## milestone1
module milestone1 (
	input logic CLOCK_50_I,                    
	input logic resetn,
	input  logic            M1_en,
	output  logic            M1_end,
	output logic   [17:0]   SRAM_address,
	input  logic   [15:0]   SRAM_read_data,
	output logic   [15:0]   SRAM_write_data,
	output logic            SRAM_we_n
);
Size in the first run: ~610 flip-flops, ~55 I/O pins, roughly 67000 µm² of cells after synthesis.
Settings: LEC_CHECK=0, ABC_AREA=1, CAP_MARGIN=20, CORE_ASPECT_RATIO=1.43, CORE_MARGIN=2, CORE_UTILIZATION=72, CTS_CLUSTER_DIAMETER=363, CTS_CLUSTER_SIZE=96, PLACE_DENSITY=0.41, SLEW_MARGIN=40; clock period 7.03 ns.
run.sh (not shown) runs the stock make flow with config.mk's settings and CLKGATE_MAP_FILE=.
The first run failed in 5_1_grt (GRT-0116).
==> next run, changes <==
==> flow/config.mk (replaced) <==
export PLATFORM = sky130hd
export DESIGN_NAME = milestone1
export DESIGN_NICKNAME = milestone1
export VERILOG_FILES = /design/flow/design.v
export SDC_FILE = /design/flow/constraint.sdc
export NUM_CORES = 4
export LEC_CHECK = 0
export CAP_MARGIN = 20
export CORE_MARGIN = 2
export CORE_UTILIZATION = 40
export SLEW_MARGIN = 20
==> flow/constraint.sdc (replaced) <==
create_clock -name core_clock -period 10.9 [get_ports {CLOCK_50_I}]
set_input_delay 2.1800 -clock core_clock [delete_from_list [all_inputs] [get_ports {CLOCK_50_I}]]
set_output_delay 2.1800 -clock core_clock [all_outputs]
set_load 0.01 [all_outputs]
The new run passed the timing, design-rule and antenna checks.
Synthesized area shrinks by 6.2%.
Synthesized cell count shrinks by about 22%.
Die area grows by 68%.


milestone1 again, from the RTL that the note above started with.
export LEC_CHECK = 0
export ABC_AREA = 1
export CAP_MARGIN = 20
export CORE_MARGIN = 2
export CORE_UTILIZATION = 38
export GPL_ROUTABILITY_DRIVEN = 0
export GPL_TIMING_DRIVEN = 0
export SLEW_MARGIN = 20
export TNS_END_PERCENT = 30
create_clock -name core_clock -period 13.0 [get_ports {CLOCK_50_I}]
Then changed:
Settings changed: ABC_AREA 1 to default, CORE_UTILIZATION 38 to 64, GPL_ROUTABILITY_DRIVEN 0 to default, GPL_TIMING_DRIVEN 0 to default, TNS_END_PERCENT 30 to default.
Clock period 13.0 ns to 10.9 ns, I/O delays scaled along.
After rerunning: The new run completed with no timing, DRC or antenna violations; cell area falls by a few percent; clock-buffer cell count shrinks by 13; first-iteration DRC count drops by about a fifth; setup slack is worse by 0.24 ns; synthesized cell count went down by about a fifth; wire length decreases by about a fifth; worst hold slack gains 0.0065 ns; non-clock buffer count goes up by 26.
Then changed:
Settings changed: CORE_UTILIZATION 64 to 40.
Clock period 10.9 ns to 13.0 ns, I/O delays scaled along.
Global-route usage fell by 15 points.
Worst setup slack gains 0.48 ns.
Non-clock buffer count fell by 136.
First-iteration DRC count fell by about a fifth.
Cell area fell slightly.
Cell count rose by a little under a tenth.
Count of clock-buffer cells in the layout rose by 2.
Then changed:
Clock period 13.0 ns to 12.5 ns, I/O delays scaled along.
Effect:
- The changed run produced a clean layout
- final area barely changes
- sequential share of layout area barely changes
- sequential cell count stays the same
- utilization climbs by 0.12 points
- via count stays flat
- worst setup slack is worse by 0.074 ns
- global-route usage is higher by 0.20 points
- die area does not change
- first-iteration DRC count climbs by roughly a tenth


milestone1 again, from the RTL that the note above started with.
clock: 7.51 ns
lec_check: 0
abc_area: 1
cap_margin: 20
core_margin: 2
core_utilization: 70
cts_cluster_diameter: 363
place_density: 0.41
slew_margin: 20
The starting point died in global routing (5_1_grt) with GRT-0116.
Next try:
--- a/flow/config.mk
+++ b/flow/config.mk
@@ -11,3 +11,2 @@
-export CORE_UTILIZATION = 70
-export CTS_CLUSTER_DIAMETER = 363
-export PLACE_DENSITY = 0.41
+export CORE_UTILIZATION = 40
+export CTS_CLUSTER_DIAMETER = 185
==> flow/constraint.sdc (replaced) <==
create_clock -name core_clock -period 13.0 [get_ports {CLOCK_50_I}]
set_input_delay 2.6000 -clock core_clock [delete_from_list [all_inputs] [get_ports {CLOCK_50_I}]]
set_output_delay 2.6000 -clock core_clock [all_outputs]
set_load 0.01 [all_outputs]
- This time the run passed the timing, design-rule and antenna checks
- synthesized area is unchanged
- synthesized cell count does not change
- die size rose by 74%
Next try:
--- a/flow/config.mk
+++ b/flow/config.mk
@@ -8 +7,0 @@
-export ABC_AREA = 1
@@ -12 +11 @@
-export CTS_CLUSTER_DIAMETER = 185
+export SETUP_SLACK_MARGIN = 1.73
==> flow/constraint.sdc (replaced) <==
create_clock -name core_clock -period 12.5 [get_ports {CLOCK_50_I}]
set_input_delay 2.5000 -clock core_clock [delete_from_list [all_inputs] [get_ports {CLOCK_50_I}]]
set_output_delay 2.5000 -clock core_clock [all_outputs]
set_load 0.01 [all_outputs]
Area after synthesis fell by 6.2%.
Register-to-register slack is better by 0.95 ns.
Final area fell by 3.4%.
Worst hold slack gets worse by 0.011 ns.
Fmax goes up by 14%.
Wire length falls by 12%.
Utilization climbs by 1.4 points.
Critical path depth decreases by 3.
Final cell count is lower by 19%.
Sequential cell count is unchanged.
Next try:
--- a/flow/config.mk
+++ b/flow/config.mk
@@ -10,2 +10 @@
-export CORE_UTILIZATION = 40
-export SETUP_SLACK_MARGIN = 1.73
+export CORE_UTILIZATION = 65
==> flow/constraint.sdc (replaced) <==
create_clock -name core_clock -period 10.2 [get_ports {CLOCK_50_I}]
set_input_delay 2.0400 -clock core_clock [delete_from_list [all_inputs] [get_ports {CLOCK_50_I}]]
set_output_delay 2.0400 -clock core_clock [all_outputs]
set_load 0.01 [all_outputs]
What happened: The new run passed the timing, design-rule and antenna checks. Non-clock buffer count grows by 362. Design area rose by 2.6%. Setup slack degrades by 1.9 ns. Clock skew came out lower by 0.021 ns. Utilization came out higher by 30 points. Die area falls by 38%.
